==> flow/design.v (excerpt) <==
module calculator #(parameter BCDdigits = 2,parameter cols_count=4,parameter rows_count=4)(
                                                                                          input clk,rst,start,
                                                                                          output [cols_count-1:0] cols,
                                                                                          input [rows_count-1:0] rows,
                                                                                          output reg [7:0] digit1,digit2,digit3,digit4,
                                                                                          output reg sign);
  wire [BCDdigits*4*2-1:0] display;
  wire [3:0]encode_data;
  wire done,ack;
  keypad_controller kpad_controller(.clk(clk), .rst(rst), .enable(start), .ack(ack),.cols(cols),.rows(rows),.encode_data(encode_data),.done(done));
  control_logic control_logic(.data(encode_data), .clk(clk), .rst(rst), .done(done), .ack(ack), .display(display),.sign(sign));
  display disp(.display_data(display[15:0]),.seven_seg_data1(digit1),.seven_seg_data2(digit2),.seven_seg_data3(digit3),.seven_seg_data4(digit4));
 endmodule
Size: about 6400 cells after synthesis, ~110 flip-flops, ~44 I/O pins, about 42000 sq um of cells after synthesis.
Settings: LEC_CHECK=0, ABC_AREA=1, CAP_MARGIN=0, CORE_MARGIN=2, CORE_UTILIZATION=72, CTS_CLUSTER_DIAMETER=147, CTS_CLUSTER_SIZE=99, PLACE_DENSITY=0.43, SETUP_SLACK_MARGIN=-2.0, SLEW_MARGIN=20, TNS_END_PERCENT=20; clock period 45.4 ns.
run.sh (not shown) runs the stock make flow with config.mk's settings and CLKGATE_MAP_FILE=.
The baseline died in detailed placement (3_5_place_dp).
Rerun with:
Settings changed: ABC_AREA 1 to unset, CAP_MARGIN 0 to 20, CORE_UTILIZATION 72 to 58, CTS_CLUSTER_DIAMETER 147 to unset, CTS_CLUSTER_SIZE 99 to unset, PLACE_DENSITY 0.43 to unset, SETUP_SLACK_MARGIN -2.0 to unset, TNS_END_PERCENT 20 to unset.
Clock period 45.4 ns to 69.7 ns, I/O delays scaled along.
Effect:
- This time the run reached the layout checks and failed them: negative setup slack
- area after synthesis decreases by 13%
- die size increases by 7.7%
- synthesized cell count decreases by 24%

* * *

run A:
Starting RTL as in the previous note.
==> flow/design.v (excerpt) <==
module calculator #(parameter BCDdigits = 2,parameter cols_count=4,parameter rows_count=4)(
                                                                                          input clk,rst,start,
                                                                                          output [cols_count-1:0] cols,
                                                                                          input [rows_count-1:0] rows,
                                                                                          output reg [7:0] digit1,digit2,digit3,digit4,
                                                                                          output reg sign);
clock: 74.7 ns
lec_check: 0
abc_area: 1
cap_margin: 15
core_aspect_ratio: 1.14
core_margin: 2
core_utilization: 71
cts_cluster_diameter: 260
cts_cluster_size: 17
slew_margin: 25
Input changes introduced in run B (baseline for comparison: run A):
Settings: changing CORE_UTILIZATION from 71 to 68; removing CTS_CLUSTER_SIZE (formerly 17); changing SLEW_MARGIN from 25 to 20; removing CTS_CLUSTER_DIAMETER (formerly 260); removing ABC_AREA (formerly 1); removing CORE_ASPECT_RATIO (formerly 1.14); changing CAP_MARGIN from 15 to 20; changing the clock period (ns, I/O delays scaled along) from 74.7 to 85.1.
Findings:
- Final cycle utilization of the critical path ended up 4.4 points higher on run B than on run A.
- What run A reported for count of non-filler cells in the finished layout has to be multiplied by 0.79 to get the figure for run B.
- Changes observed in run B relative to run A: clock buffer count in the final layout moved down, global routing usage summed across all routing layers went up, design area now smaller.

* * *

== maple ==
Starting RTL as in the previous note.
==> flow/config.mk <==
export PLATFORM = sky130hd
export DESIGN_NAME = calculator
export DESIGN_NICKNAME = calculator
export VERILOG_FILES = /design/flow/design.v
export SDC_FILE = /design/flow/constraint.sdc
export NUM_CORES = 4
export LEC_CHECK = 0
export CAP_MARGIN = 20
export CORE_ASPECT_RATIO = 0.5
export CORE_MARGIN = 8
export CORE_UTILIZATION = 57
export CTS_CLUSTER_DIAMETER = 187
export CTS_CLUSTER_SIZE = 99
export GPL_ROUTABILITY_DRIVEN = 0
export GPL_TIMING_DRIVEN = 0
export SLEW_MARGIN = 40
export TNS_END_PERCENT = 5
==> flow/constraint.sdc <==
create_clock -name core_clock -period 85.0 [get_ports {clk}]
set_input_delay 17.0000 -clock core_clock [delete_from_list [all_inputs] [get_ports {clk}]]
set_output_delay 17.0000 -clock core_clock [all_outputs]
set_load 0.01 [all_outputs]
Input changes introduced in lagoon (baseline for comparison: maple):
Settings: SLEW_MARGIN: 40 -> 20; CORE_ASPECT_RATIO: 0.5 -> unset; GPL_TIMING_DRIVEN: 0 -> unset; CORE_MARGIN: 8 -> 2.
Results
Compared with maple, lagoon shows arrival time reported for the critical path endpoint lower by 2390 ps.
Number of well taps for lagoon is higher than for maple.
lagoon ends up with a non-clock buffer count that is 213 lower than in maple.
Re proportion of synthesized flip-flops having asynchronous set or reset: no difference whatsoever between maple and lagoon.
Diff maple -> lagoon: global-route usage saw an increase; number of global-route vias before repair saw a decrease.
Looking at post-route worst hold slack across both flows, lagoon is the stronger of the two, with maple trailing.
The logic depth of the worst path, buffers included reported for lagoon is smaller than that of maple by about 7%.
Input-level comparison between xenon and lagoon:
Settings: an added PLACE_DENSITY of 0.4; a deleted GPL_ROUTABILITY_DRIVEN that had been 0; an added ABC_AREA of 1; a change of CORE_UTILIZATION from 57 to 68; a deleted CTS_CLUSTER_DIAMETER that had been 187; a change of the clock period (ns, I/O delays scaled along) from 85.0 to 46.5.
--- outcome ---
- Adder and majority gate portion of the synthesized area is lower on xenon
- From lagoon to xenon the numbers moved as follows: die outline height lost 4.5 µm; count of instantiated cells in the yosys netlist moved up; synthesized netlist cell count shows an increase of 1,514.
- Across both runs, width of the chip was lower for xenon than for lagoon.
- From lagoon to xenon the numbers moved as follows: netlist area before placement grew by about 15%; multiplexer fraction of the synthesized cell area went down 4.1 points; cell count after placement climbed 3,228.
- Comparing xenon and lagoon, the higher die area is on lagoon.
- xenon: it failed with a tool error in clock tree synthesis, so there are no final results.
Input changes introduced in ember (baseline for comparison: xenon):
Settings: PLACE_DENSITY no longer set, was 0.4; ABC_AREA no longer set, was 1; TNS_END_PERCENT no longer set, was 5; CTS_CLUSTER_SIZE no longer set, was 99; CORE_UTILIZATION now 40, was 68; the clock period (ns, I/O delays scaled along) now 81.7, was 46.5.
--- outcome ---
ember: full flow OK, the timing, DRC and antenna checks passed
A prevailing logic family in the synthesized netlist of simple AND/OR/NAND/NOR gates is what xenon shows, while AND-OR/OR-AND gates belongs to ember.
When the final numbers for xenon and ember were put side by side, the overall die area turned out to be greater in ember.
Taking xenon as the reference, in ember XOR/XNOR share of the synthesized area down 0.43 points; number of different library cells in the post-synthesis netlist up 53; number of instances in the synthesized netlist down 1,514; area inside the core boundary up about 47%.
Compared with xenon, ember shows fraction of the mapped netlist area in compound gates higher by 16 points.
Diff xenon and ember: area after synthesis lower in ember

* * *

Starting RTL as in the previous note.
clock: 140.0 ns
lec_check: 0
abc_area: 0
cap_margin: 20
cell_pad_in_sites_global_placement: 1
core_aspect_ratio: 1.14
core_margin: 2
core_utilization: 36
cts_cluster_diameter: 235
cts_cluster_size: 63
gpl_routability_driven: 1
max_routing_layer: met4
slew_margin: 25
tns_end_percent: 10
Rerun with:
==> flow/config.mk (replaced) <==
export PLATFORM = sky130hd
export DESIGN_NAME = calculator
export DESIGN_NICKNAME = calculator
export VERILOG_FILES = /design/flow/design.v
export SDC_FILE = /design/flow/constraint.sdc
export NUM_CORES = 4
export LEC_CHECK = 0
export ABC_AREA = 0
export CAP_MARGIN = 0
export CORE_ASPECT_RATIO = 1.14
export CORE_MARGIN = 7
export CORE_UTILIZATION = 50
export CTS_CLUSTER_DIAMETER = 163
export CTS_CLUSTER_SIZE = 100
export GPL_ROUTABILITY_DRIVEN = 0
export SLEW_MARGIN = 25
export TNS_END_PERCENT = 10
Flip-flop count is unchanged.
Design area went down slightly.
Via count went up slightly.
Synthesized cell count does not change.
Clock-buffer cell count is unchanged.
Routed wire length went down by roughly a tenth.
Utilization went up by 14 points.

* * *

calculator again, from the RTL that the note above started with.
Settings: LEC_CHECK=0, ABC_AREA=1, CAP_MARGIN=5, CORE_ASPECT_RATIO=1.14, CORE_MARGIN=2, CORE_UTILIZATION=71, CTS_CLUSTER_DIAMETER=260, CTS_CLUSTER_SIZE=17, SLEW_MARGIN=25; clock period 69.3 ns.
The first run passed the timing, DRC and antenna checks.
Rerun with:
ABC_AREA = not set   (was 1)
CAP_MARGIN = 20   (was 5)
CORE_ASPECT_RATIO = not set   (was 1.14)
CORE_UTILIZATION = 40   (was 71)
CTS_CLUSTER_DIAMETER = not set   (was 260)
CTS_CLUSTER_SIZE = not set   (was 17)
SLEW_MARGIN = 20   (was 25)
clock period = 48.7 ns   (was 69.3 ns; I/O delays follow)
Result: Now the flow produced a layout that fails on negative setup slack. Cell area rose by about 30%. Routed wire length rose by 15%. Worst setup slack loses 29 ns. Synthesized cell count fell by about 24%.

* * *

== north ==
Starting RTL as in the previous note.
export LEC_CHECK = 0
export ABC_AREA = 0
export CAP_MARGIN = 20
export CORE_MARGIN = 2
export CORE_UTILIZATION = 72
export CTS_CLUSTER_DIAMETER = 244
export CTS_CLUSTER_SIZE = 98
export PLACE_DENSITY = 0.39
export SLEW_MARGIN = 20
create_clock -name core_clock -period 58.4 [get_ports {clk}]
detailed placement (3_5_place_dp): north exited with error
The following lists how south was set up differently from north:
--- a/flow/config.mk
+++ b/flow/config.mk
@@ -7,9 +7,5 @@
 export LEC_CHECK = 0
-export ABC_AREA = 0
 export CAP_MARGIN = 20
 export CORE_MARGIN = 2
-export CORE_UTILIZATION = 72
-export CTS_CLUSTER_DIAMETER = 244
-export CTS_CLUSTER_SIZE = 98
-export PLACE_DENSITY = 0.39
+export CORE_UTILIZATION = 58
 export SLEW_MARGIN = 20
==> flow/constraint.sdc <==
create_clock -name core_clock -period 68.8 [get_ports {clk}]
set_input_delay 13.7600 -clock core_clock [delete_from_list [all_inputs] [get_ports {clk}]]
set_output_delay 13.7600 -clock core_clock [all_outputs]
set_load 0.01 [all_outputs]
==> comparison <==
- From the logs: south reached the end of the flow and failed the layout checks with negative setup slack.
- north did not finish; the tool stopped in detailed placement (3_5_place_dp) with error DPL-0038.
- Between north and south, the difference in area share of and-or/or-and cells after synthesis is negligible.
- Comparing north against south, there is no change at all in gate count after technology mapping.
- Compared with north, south degrades overall die area.

* * *

Setup of garnet:
Starting RTL as in the previous note.
==> flow/config.mk <==
export PLATFORM = sky130hd
export DESIGN_NAME = calculator
export DESIGN_NICKNAME = calculator
export VERILOG_FILES = /design/flow/design.v
export SDC_FILE = /design/flow/constraint.sdc
export NUM_CORES = 4
export LEC_CHECK = 0
export ABC_AREA = 1
export CAP_MARGIN = 20
export CELL_PAD_IN_SITES_DETAIL_PLACEMENT = 1
export CELL_PAD_IN_SITES_GLOBAL_PLACEMENT = 3
export CORE_ASPECT_RATIO = 0.53
export CORE_MARGIN = 7
export CORE_UTILIZATION = 40
export GPL_ROUTABILITY_DRIVEN = 0
export PLACE_DENSITY_LB_ADDON = 0.02
export SETUP_SLACK_MARGIN = 5.0
export SLEW_MARGIN = 15
export TNS_END_PERCENT = 35
==> flow/constraint.sdc <==
create_clock -name core_clock -period 58.0 [get_ports {clk}]
set_input_delay 11.6000 -clock core_clock [delete_from_list [all_inputs] [get_ports {clk}]]
set_output_delay 11.6000 -clock core_clock [all_outputs]
set_load 0.01 [all_outputs]
STATUS run=garnet STAGES=ALL_DONE FINAL_CHECKS=FAILED CAUSE=negative setup slack
Input-level comparison between indigo and garnet:
==> flow/config.mk <==
export PLATFORM = sky130hd
export DESIGN_NAME = calculator
export DESIGN_NICKNAME = calculator
export VERILOG_FILES = /design/flow/design.v
export SDC_FILE = /design/flow/constraint.sdc
export NUM_CORES = 4
export LEC_CHECK = 0
export ABC_AREA = 1
export CAP_MARGIN = 15
export CELL_PAD_IN_SITES_DETAIL_PLACEMENT = 1
export CORE_ASPECT_RATIO = 1.6
export CORE_MARGIN = 2
export CORE_UTILIZATION = 40
export SLEW_MARGIN = 15
export TNS_END_PERCENT = 10
==> flow/constraint.sdc <==
create_clock -name core_clock -period 85.0 [get_ports {clk}]
set_input_delay 17.0000 -clock core_clock [delete_from_list [all_inputs] [get_ports {clk}]]
set_output_delay 17.0000 -clock core_clock [all_outputs]
set_load 0.01 [all_outputs]
Findings:
Compared indigo vs garnet, and design area is down in indigo.
When indigo is set beside garnet, its area of placed instances turns out to be about 7% smaller.
Compared to garnet, indigo has critical path data arrival time 18.44 ns higher.
On total half-perimeter wirelength after legalization and detailed placement, garnet loses to indigo.
indigo was carried through to the last stage, and its layout satisfied the timing, DRC and antenna checks.
Diff garnet -> indigo | growth of design area from synthesis to finish | decrease of 28 points
The run showing the smaller vias after detailed routing is indigo.
[indigo vs garnet] routed wire length: lower in indigo
On global-route usage: between indigo and garnet, it ends up lower for indigo.
Relative to garnet, sequential share of layout area has gone up in indigo.
The following lists how sierra was set up differently from indigo:
==> flow/config.mk <==
export PLATFORM = sky130hd
export DESIGN_NAME = calculator
export DESIGN_NICKNAME = calculator
export VERILOG_FILES = /design/flow/design.v
export SDC_FILE = /design/flow/constraint.sdc
export NUM_CORES = 4
export LEC_CHECK = 0
export CAP_MARGIN = 20
export CORE_MARGIN = 2
export CORE_UTILIZATION = 40
export GPL_ROUTABILITY_DRIVEN = 0
export SLEW_MARGIN = 20
==> flow/constraint.sdc <==
create_clock -name core_clock -period 52.6 [get_ports {clk}]
set_input_delay 10.5200 -clock core_clock [delete_from_list [all_inputs] [get_ports {clk}]]
set_output_delay 10.5200 -clock core_clock [all_outputs]
set_load 0.01 [all_outputs]
Completing all stages was not enough for sierra: its layout failed the final checks because of negative setup slack.
Growth of design area from synthesis to finish | sierra above indigo
Looking at utilization, sierra sits above indigo.
The run showing the greater die size is indigo.
Looking at register-to-register slack across sierra and indigo, the one that comes out higher is indigo.

* * *

Setup of v1:
calculator again, from the RTL that the note above started with.
make LEC_CHECK=0 ABC_AREA=0 CAP_MARGIN=20 CORE_MARGIN=2 CORE_UTILIZATION=72 CTS_CLUSTER_DIAMETER=147 CTS_CLUSTER_SIZE=99 PLACE_DENSITY=0.43 SETUP_SLACK_MARGIN=-2.0 SLEW_MARGIN=20 TNS_END_PERCENT=20 finish   # period 45.4 ns
v1 failed in detailed placement (3_5_place_dp) with DPL-0038.
What v38 does differently from v1 at the input level:
- changing CORE_UTILIZATION from 72 to 68
- changing ABC_AREA from 0 to 1
- removing SETUP_SLACK_MARGIN (formerly -2.0)
- changing the clock period (ns, I/O delays scaled along) from 45.4 to 56.9
==> results <==
[flow] v38 | stages: complete | final checks: fail | reason: negative setup slack. Side by side, die size turned out higher in v38 than in v1. Going from v1 to v38, gate count of the mapped netlist grows by about 30%. Per the comparison of v38 with v1, horizontal extent of the die shows an increase of about 10%; mapped cell area shows an increase of 15%; height of the die shows an increase of about 10%. When v38 is set beside v1, its post-synthesis adder-cell area fraction turns out to be 3.2 points smaller. In the metrics for v38 and v1, the one carrying the lower AND-OR/OR-AND share of the synthesized area is v38.
> inputs changed (v38 -> v2)
- removing CTS_CLUSTER_SIZE (formerly 99)
- removing ABC_AREA (formerly 1)
- removing PLACE_DENSITY (formerly 0.43)
- changing CORE_UTILIZATION from 68 to 30
- removing CTS_CLUSTER_DIAMETER (formerly 147)
- removing TNS_END_PERCENT (formerly 20)
- changing the clock period (ns, I/O delays scaled along) from 56.9 to 115.0
==> comparison <==
- Looking across v38 and v2, the single run that reached the end with no open violations was v2.
- v38 ran in full, but the layout does not pass; the checks complain about negative setup slack.
- Compared with v38, in v2 clock edge transition at the registers on the reported setup and hold paths did not really move; clock buffer count in the final layout went down; worst-path maximum fanout went up; global-route usage went down; horizontal die dimension went up.
- Between v2 and v38, it is v2 whose Yosys chip area is lower, by about 13%.
The following lists how v52 was set up differently from v2:
- CORE_UTILIZATION: 30 -> 40
- the clock period (ns, I/O delays scaled along): 115.0 -> 85.0
Against v2, v52 comes in 1.0% higher on global-route wire length before repair.
When v52 is set beside v2, its worst hold slack turns out to be 0.0097 ns smaller.
Summed area of non-filler cells in the final layout delta (v52 − v2): unfavourable
Compared to v2, v52 leaves less free space in the core.
v52: number of instances resized during post-cts repair is 34 higher than what v2 reported.
Going from v2 to v52, the routed wire length was found to have gone up by about 3.6%.
